==> run a: inputs <==
==> flow/design.v (excerpt) <==
module tt_um_control_top #(
  parameter ADDRW = 24,
  parameter OPCODEW = 2,
  parameter REQ_QDEPTH = 4,
  parameter COMP_QDEPTH = 4
  ) (
    input  wire       ena,       
    input  wire       clk,       
    input  wire       rst_n,     
    input  wire [7:0] ui_in, 
    output wire [7:0] uo_out, 
    input  wire [7:0] uio_in,     
    output wire [7:0] uio_out, 
    output wire [7:0] uio_oe      
);
export LEC_CHECK = 0
export ABC_AREA = 1
export CAP_MARGIN = 20
export CORE_MARGIN = 2
export CORE_UTILIZATION = 72
export CTS_CLUSTER_DIAMETER = 223
export CTS_CLUSTER_SIZE = 15
export HOLD_SLACK_MARGIN = 0.3
export PLACE_DENSITY_LB_ADDON = 0.04
export SETUP_SLACK_MARGIN = 0.89
export SLEW_MARGIN = 20
create_clock -name core_clock -period 3.26 [get_ports {clk}]
run.sh (not shown) runs the stock make flow with config.mk's settings and CLKGATE_MAP_FILE=.
==> run b: changes against run a <==
Settings changed: ABC_AREA 1 to not set, CORE_UTILIZATION 72 to 65, CTS_CLUSTER_DIAMETER 223 to not set, CTS_CLUSTER_SIZE 15 to not set, HOLD_SLACK_MARGIN 0.3 to not set, PLACE_DENSITY_LB_ADDON 0.04 to not set, SETUP_SLACK_MARGIN 0.89 to not set.
==> flow/constraint.sdc (replaced) <==
create_clock -name core_clock -period 4.49 [get_ports {clk}]
set_input_delay 0.8980 -clock core_clock [delete_from_list [all_inputs] [get_ports {clk}]]
set_output_delay 0.8980 -clock core_clock [all_outputs]
set_load 0.01 [all_outputs]
==> notes.md <==
Main metrics from the flow reports.

The number of combinational gates with multiple inputs came out at ~1700. The transition time recorded at the tightest slew-check pin is ~1.1 ns. The report lists the cells along the critical path as or2_2 -> a222oi_1 -> mux2i_1 -> a211o_1 -> and3_1 -> clkdlybuf4s50_1.

The post-synthesis instance total came out at approximately 2800. Setup repair after global routing left no endpoint under its margin. The total power after layout is 20.00 mW. Per the timing report, the most critical flop-to-flop path finishes at req_queue_inst.shaQueue[2][27]. The flow ran to the end and the layout has no timing, DRC or antenna violations. Note, the detailed placer reported a final HPWL of approximately 53 mm. Sorting the synthesis cell report by count puts at the top sky130_fd_sc_hd__dfrtp_1.
(the above is from run b)
==> notes.md <==
Main metrics from the flow reports.

The flow ran to the end and the layout has no timing, DRC or antenna violations. The number of placed I/O pins is 43. The number of combinational gates with multiple inputs is approximately 2700. Setup repair after global routing could not meet its margin everywhere. The power drawn by the sequential cells is 13.5 mW. The timing report gives the clock slew at the launch and capture registers of the worst setup and hold paths as 0.06 ns. The endpoint of the worst-slack reg-to-reg timing path is req_queue_inst.shaQueue[1][2]. The floorplan utilization is approximately 73%.

Power comes to around 30 mW. The detailed placement HPWL came out at 60.57 mm. The total number of clock tree sinks came out at approximately 860. Yosys instantiated no cell more often than sky130_fd_sc_hd__nand2_1. For reference, the top logic cell family by area is simple AND/OR/NAND/NOR gates.

The share of flip-flops with an asynchronous set or reset is approximately nine tenths. The measured slew at the worst slew-check pin came out at between 0.9 and 1 ns. The cell count after synthesis came out at between 4000 and 5000.
(the above is from run a)


==> exp/ember <==
Starting RTL as in the previous note.
==> flow/design.v (excerpt) <==
module tt_um_control_top #(
  parameter ADDRW = 24,
  parameter OPCODEW = 2,
  parameter REQ_QDEPTH = 4,
  parameter COMP_QDEPTH = 4
  ) (
    input  wire       ena,       
    input  wire       clk,       
    input  wire       rst_n,     
    input  wire [7:0] ui_in, 
    output wire [7:0] uo_out, 
    input  wire [7:0] uio_in,     
    output wire [7:0] uio_out, 
    output wire [7:0] uio_oe      
);
export LEC_CHECK = 0
export ABC_AREA = 0
export CAP_MARGIN = 25
export CORE_ASPECT_RATIO = 0.52
export CORE_MARGIN = 5
export CORE_UTILIZATION = 40
export CTS_CLUSTER_SIZE = 95
export PLACE_DENSITY = 0.65
export SETUP_SLACK_MARGIN = 0.3
export SLEW_MARGIN = 20
create_clock -name core_clock -period 5.14 [get_ports {clk}]
==> exp/quartz: changes against exp/ember <==
Settings changed: ABC_AREA 0 to 1, CAP_MARGIN 25 to 20, CORE_ASPECT_RATIO 0.52 to not set, CORE_MARGIN 5 to 2, CORE_UTILIZATION 40 to 72, CTS_CLUSTER_DIAMETER set to 54, CTS_CLUSTER_SIZE 95 to 49, PLACE_DENSITY 0.65 to not set, PLACE_DENSITY_LB_ADDON set to 0.04, SETUP_SLACK_MARGIN 0.3 to 0.9.
==> flow/constraint.sdc (replaced) <==
create_clock -name core_clock -period 3.33 [get_ports {clk}]
set_input_delay 0.6660 -clock core_clock [delete_from_list [all_inputs] [get_ports {clk}]]
set_output_delay 0.6660 -clock core_clock [all_outputs]
set_load 0.01 [all_outputs]
==> exp/umber: changes against exp/ember <==
Settings changed: ABC_AREA 0 to 1, CAP_MARGIN 25 to 20, CORE_ASPECT_RATIO 0.52 to not set, CORE_MARGIN 5 to 2, CORE_UTILIZATION 40 to 58, CTS_CLUSTER_SIZE 95 to not set, PLACE_DENSITY 0.65 to not set, PLACE_DENSITY_LB_ADDON set to 0.14, SETUP_SLACK_MARGIN 0.3 to not set.
==> flow/constraint.sdc (replaced) <==
create_clock -name core_clock -period 5.88 [get_ports {clk}]
set_input_delay 1.1760 -clock core_clock [delete_from_list [all_inputs] [get_ports {clk}]]
set_output_delay 1.1760 -clock core_clock [all_outputs]
set_load 0.01 [all_outputs]
==> metrics.yaml <==
pwr:
  p_total_w: 0.0296
floorplan:
  n_tap_cell: 680
final_timing:
  clock_skew_ns: 0.0320
logic_synthesis:
  synth_adder_area_share: 0.0122
drt:
  routed_via_density: 6.02
  wl_met2_um: 45700
status:
  status: "no timing/DRC/antenna violations"
grt:
  busiest_layer: "met2"
Source of the figures above: exp/quartz

==> metrics.yaml <==
logic_synthesis:
  yosys.area_share.xor_xnor: 0.00366
  ys_warn_count: 10
  synth_adder_area_share: 0.0128
layout:
  bufAreaShareNonClock: 0.0216
  nFillCells: 7928
floorplan:
  n_tap_cell: 1215
  fp-row-count: 79
drt:
  wl_met2_um: 39200
  routed_via_density: 5.81
status:
  status: "no timing/DRC/antenna violations"
grt:
  busiest_layer: "met1"
critical_path:
  critPathKind: "flop to primary output"
Source of the figures above: exp/ember

==> metrics.yaml <==
status:
  status: "no timing/DRC/antenna violations"
final_timing:
  tightest_slew_ns: 1.14
  clock_skew_ns: 0.0248
logic_synthesis:
  synth_adder_area_share: 0.0122
drt:
  wl_met2_um: 47000
  top_layer_used: "met4"
pwr:
  p_total_w: 0.0178
floorplan:
  n_tap_cell: 855
grt:
  busiest_layer: "met2"
Source of the figures above: exp/umber

No activity file was given, so power comes from the tool's default toggle rates.
